// BobTop
module BobTop (
	clock,
	reset,
	rx,
	runway_override,
	emergency_override,
	tx,
	framing_error,
	runway_active,
	emergency,
	receiving,
	sending
);
Settings: LEC_CHECK=0, ABC_AREA=1, CAP_MARGIN=20, CELL_PAD_IN_SITES_DETAIL_PLACEMENT=1, CELL_PAD_IN_SITES_GLOBAL_PLACEMENT=0, CORE_ASPECT_RATIO=0.88, CORE_MARGIN=2, CORE_UTILIZATION=50, CTS_CLUSTER_DIAMETER=93, GPL_ROUTABILITY_DRIVEN=0, GPL_TIMING_DRIVEN=0, PLACE_DENSITY=0.55, SETUP_SLACK_MARGIN=2.61, SLEW_MARGIN=20, TNS_END_PERCENT=100; clock period 10.8 ns.
run.sh (not shown) runs the stock make flow with config.mk's settings and CLKGATE_MAP_FILE=.
Then changed:
Settings changed: CELL_PAD_IN_SITES_DETAIL_PLACEMENT 1 to unset, CELL_PAD_IN_SITES_GLOBAL_PLACEMENT 0 to unset, CORE_ASPECT_RATIO 0.88 to unset, CORE_UTILIZATION 50 to 71, CTS_CLUSTER_DIAMETER 93 to 263, GPL_ROUTABILITY_DRIVEN 0 to unset, GPL_TIMING_DRIVEN 0 to unset, PLACE_DENSITY 0.55 to unset, PLACE_DENSITY_LB_ADDON set to 0.01, SETUP_SLACK_MARGIN 2.61 to unset, TNS_END_PERCENT 100 to unset.
Clock period 10.8 ns to 13.5 ns, I/O delays scaled along.
The new run finished with timing, DRC and antenna clean.
Sequential cell count is unchanged.
Worst hold slack improves by 6.0 ps.
Synthesized cell count stays the same.
Setup slack gains 1700 ps.
Routed wire length falls by 20%.
Global-route usage goes up by 3.6 points.
Non-clock buffer count fell by 64.
Area after synthesis is unchanged.
Final cell count came out lower by 8.0%.
Utilization went up by 21 points.
Then changed:
Settings changed: ABC_AREA 1 to unset, CORE_UTILIZATION 71 to 45, CTS_CLUSTER_DIAMETER 263 to unset, PLACE_DENSITY_LB_ADDON 0.01 to unset.
Clock period 13.5 ns to 19.1 ns, I/O delays scaled along.
What happened: Combinational power climbs by 35%; total power decreases by 12%; sequential power goes down by 23%.
Then changed:
Settings changed: CORE_UTILIZATION 45 to 27.
Clock period 19.1 ns to 17.7 ns, I/O delays scaled along.
=> Core utilization fell by 20 points. Critical path depth is unchanged. Register-to-register slack got worse by 1600 ps. Total power grows by 9.4%.
Then changed:
Settings changed: ABC_AREA set to 1, CORE_UTILIZATION 27 to 72, PLACE_DENSITY_LB_ADDON set to 0.1.
Clock period 17.7 ns to 13.5 ns, I/O delays scaled along.
- setup slack loses 2200 ps
- area after synthesis goes up by 1.8%
- synthesized cell count increases by 28%
- cell count goes down by 1.1%
- design area fell by 3.0%
- count of clock-buffer cells in the layout fell by 9
- wire length is higher by 8.3%
- sequential power goes up by about 20%
- total power came out higher by 3.1%


BobTop again, from the RTL that the note above started with.
Settings: LEC_CHECK=0, ABC_AREA=1, CAP_MARGIN=5, CELL_PAD_IN_SITES_DETAIL_PLACEMENT=0, CELL_PAD_IN_SITES_GLOBAL_PLACEMENT=0, CORE_MARGIN=2, CORE_UTILIZATION=72, CTS_CLUSTER_DIAMETER=166, CTS_CLUSTER_SIZE=15, GPL_TIMING_DRIVEN=1, MAX_ROUTING_LAYER=met4, PLACE_DENSITY_LB_ADDON=0.02, SETUP_SLACK_MARGIN=2.89, SLEW_MARGIN=20; clock period 9.82 ns.
Rerun with:
Settings changed: CAP_MARGIN 5 to 0, CELL_PAD_IN_SITES_DETAIL_PLACEMENT 0 to default, CELL_PAD_IN_SITES_GLOBAL_PLACEMENT 0 to default, CORE_ASPECT_RATIO from default to 0.89, CTS_CLUSTER_DIAMETER 166 to default, CTS_CLUSTER_SIZE 15 to 14, GPL_TIMING_DRIVEN 1 to default, MAX_ROUTING_LAYER met4 to default, SETUP_SLACK_MARGIN 2.89 to 2.86.
Sequential cell count stays the same.
Combinational power climbs by about 1%.
Critical path depth stays the same.
Power climbs by 7.9%.
First-iteration DRC count climbs by 29%.
Sequential share of layout area drops by 0.84 points.
Rerun with:
Settings changed: CORE_ASPECT_RATIO 0.89 to default, CTS_CLUSTER_DIAMETER from default to 203, PLACE_DENSITY_LB_ADDON 0.02 to 0.01, SETUP_SLACK_MARGIN 2.86 to 2.84.
=>
- The changed run completed without violations
- clock skew grows by 0.011 ns
- sequential share of layout area grows by 0.65 points
- setup slack gets worse by 0.023 ns
- wire length grows by 0.61%
- design area shrinks by 1.5%
- first-iteration DRC count shrinks by 15%
- global-route usage grows by 0.17 points
- die area barely changes
- fmax shrinks by 0.43%
- area after synthesis does not change
- register-to-register slack gets better by 0.03 ns
Rerun with:
Settings changed: CAP_MARGIN 0 to 20, CTS_CLUSTER_DIAMETER 203 to default, PLACE_DENSITY_LB_ADDON 0.01 to 0.15, SETUP_SLACK_MARGIN 2.84 to 2.67.
Effect: Final cell count rose slightly; critical path depth does not change; maximum frequency rose slightly; total power rose by a little under a tenth; combinational power rose slightly; hold slack degrades by 0.015 ns; clock-buffer cell count rose by 2; die area stays the same; sequential power stays flat; sequential share of layout area fell by 0.82 points.
Rerun with:
Settings changed: CAP_MARGIN 20 to 40, CORE_ASPECT_RATIO from default to 0.9, PLACE_DENSITY_LB_ADDON 0.15 to 0.14, SETUP_SLACK_MARGIN 2.67 to 2.8.
After rerunning: The new run produced a clean layout. Cell count is higher slightly. Design area drops slightly. Via count hardly moves. Register-to-register slack gets better by 0.18 ns. Clock-buffer cell count shrinks by 2. Non-clock buffer count rose by 1. Total power drops by a few percent. Setup slack loses 0.091 ns.


BobTop again, from the RTL that the note above started with.
make LEC_CHECK=0 CAP_MARGIN=20 CORE_MARGIN=2 CORE_UTILIZATION=72 CTS_CLUSTER_DIAMETER=365 CTS_CLUSTER_SIZE=22 HOLD_SLACK_MARGIN=0.3 PLACE_DENSITY_LB_ADDON=0.01 SETUP_SLACK_MARGIN=3.31 SLEW_MARGIN=20 finish   # period 11.6 ns
Next try:
- CORE_UTILIZATION: 72 -> 19
- CTS_CLUSTER_DIAMETER: 365 -> default
- CTS_CLUSTER_SIZE: 22 -> default
- HOLD_SLACK_MARGIN: 0.3 -> default
- PLACE_DENSITY_LB_ADDON: 0.01 -> default
- SETUP_SLACK_MARGIN: 3.31 -> default
- clock period: 11.6 -> 50.7 ns (I/O delays scaled with it)
What happened:
- via count falls by about 2.6%
- critical path depth stays the same
- power falls by about 70%
- die area rises to 3.7 times its value
Next try:
- CORE_UTILIZATION: 19 -> 66
- CTS_CLUSTER_DIAMETER: default -> 28
- HOLD_SLACK_MARGIN: default -> -0.08
- TNS_END_PERCENT: default -> 5
- clock period: 50.7 -> 28.5 ns (I/O delays scaled with it)
- register-to-register slack loses 23 ns
- setup slack loses 13 ns
- count of clock-buffer cells in the layout grows by 19
Next try:
- CORE_UTILIZATION: 66 -> 63
- CTS_CLUSTER_DIAMETER: 28 -> default
- CTS_CLUSTER_SIZE: default -> 97
- HOLD_SLACK_MARGIN: -0.08 -> default
- SETUP_SLACK_MARGIN: default -> 1.99
- TNS_END_PERCENT: 5 -> default
- clock period: 28.5 -> 28.7 ns (I/O delays scaled with it)
What happened: Worst setup slack gets better by 0.18 ns. Via count goes down by 3.8%. Total power came out lower by 20%. Area after synthesis is unchanged. Die size goes up by 4.6%. Global-route usage shrinks by 2.2 points. Sequential cell count stays the same. Critical path depth does not change. Combinational power came out lower by about 1%.
Next try:
- CORE_UTILIZATION: 63 -> 58
- CTS_CLUSTER_SIZE: 97 -> default
- HOLD_SLACK_MARGIN: default -> -0.08
- SETUP_SLACK_MARGIN: 1.99 -> default
- TNS_END_PERCENT: default -> 5
- clock period: 28.7 -> 24.2 ns (I/O delays scaled with it)
The new run completed with no timing, DRC or antenna violations.
Final area goes up by 0.47%.
Sequential cell count is unchanged.
Worst setup slack loses 2.7 ns.
Area after synthesis is unchanged.
Synthesized cell count does not change.
Cell count climbs by 0.61%.
Global-route usage came out lower by 2.0 points.
Power figures rest on the tool's default switching activity, not on a simulated workload.
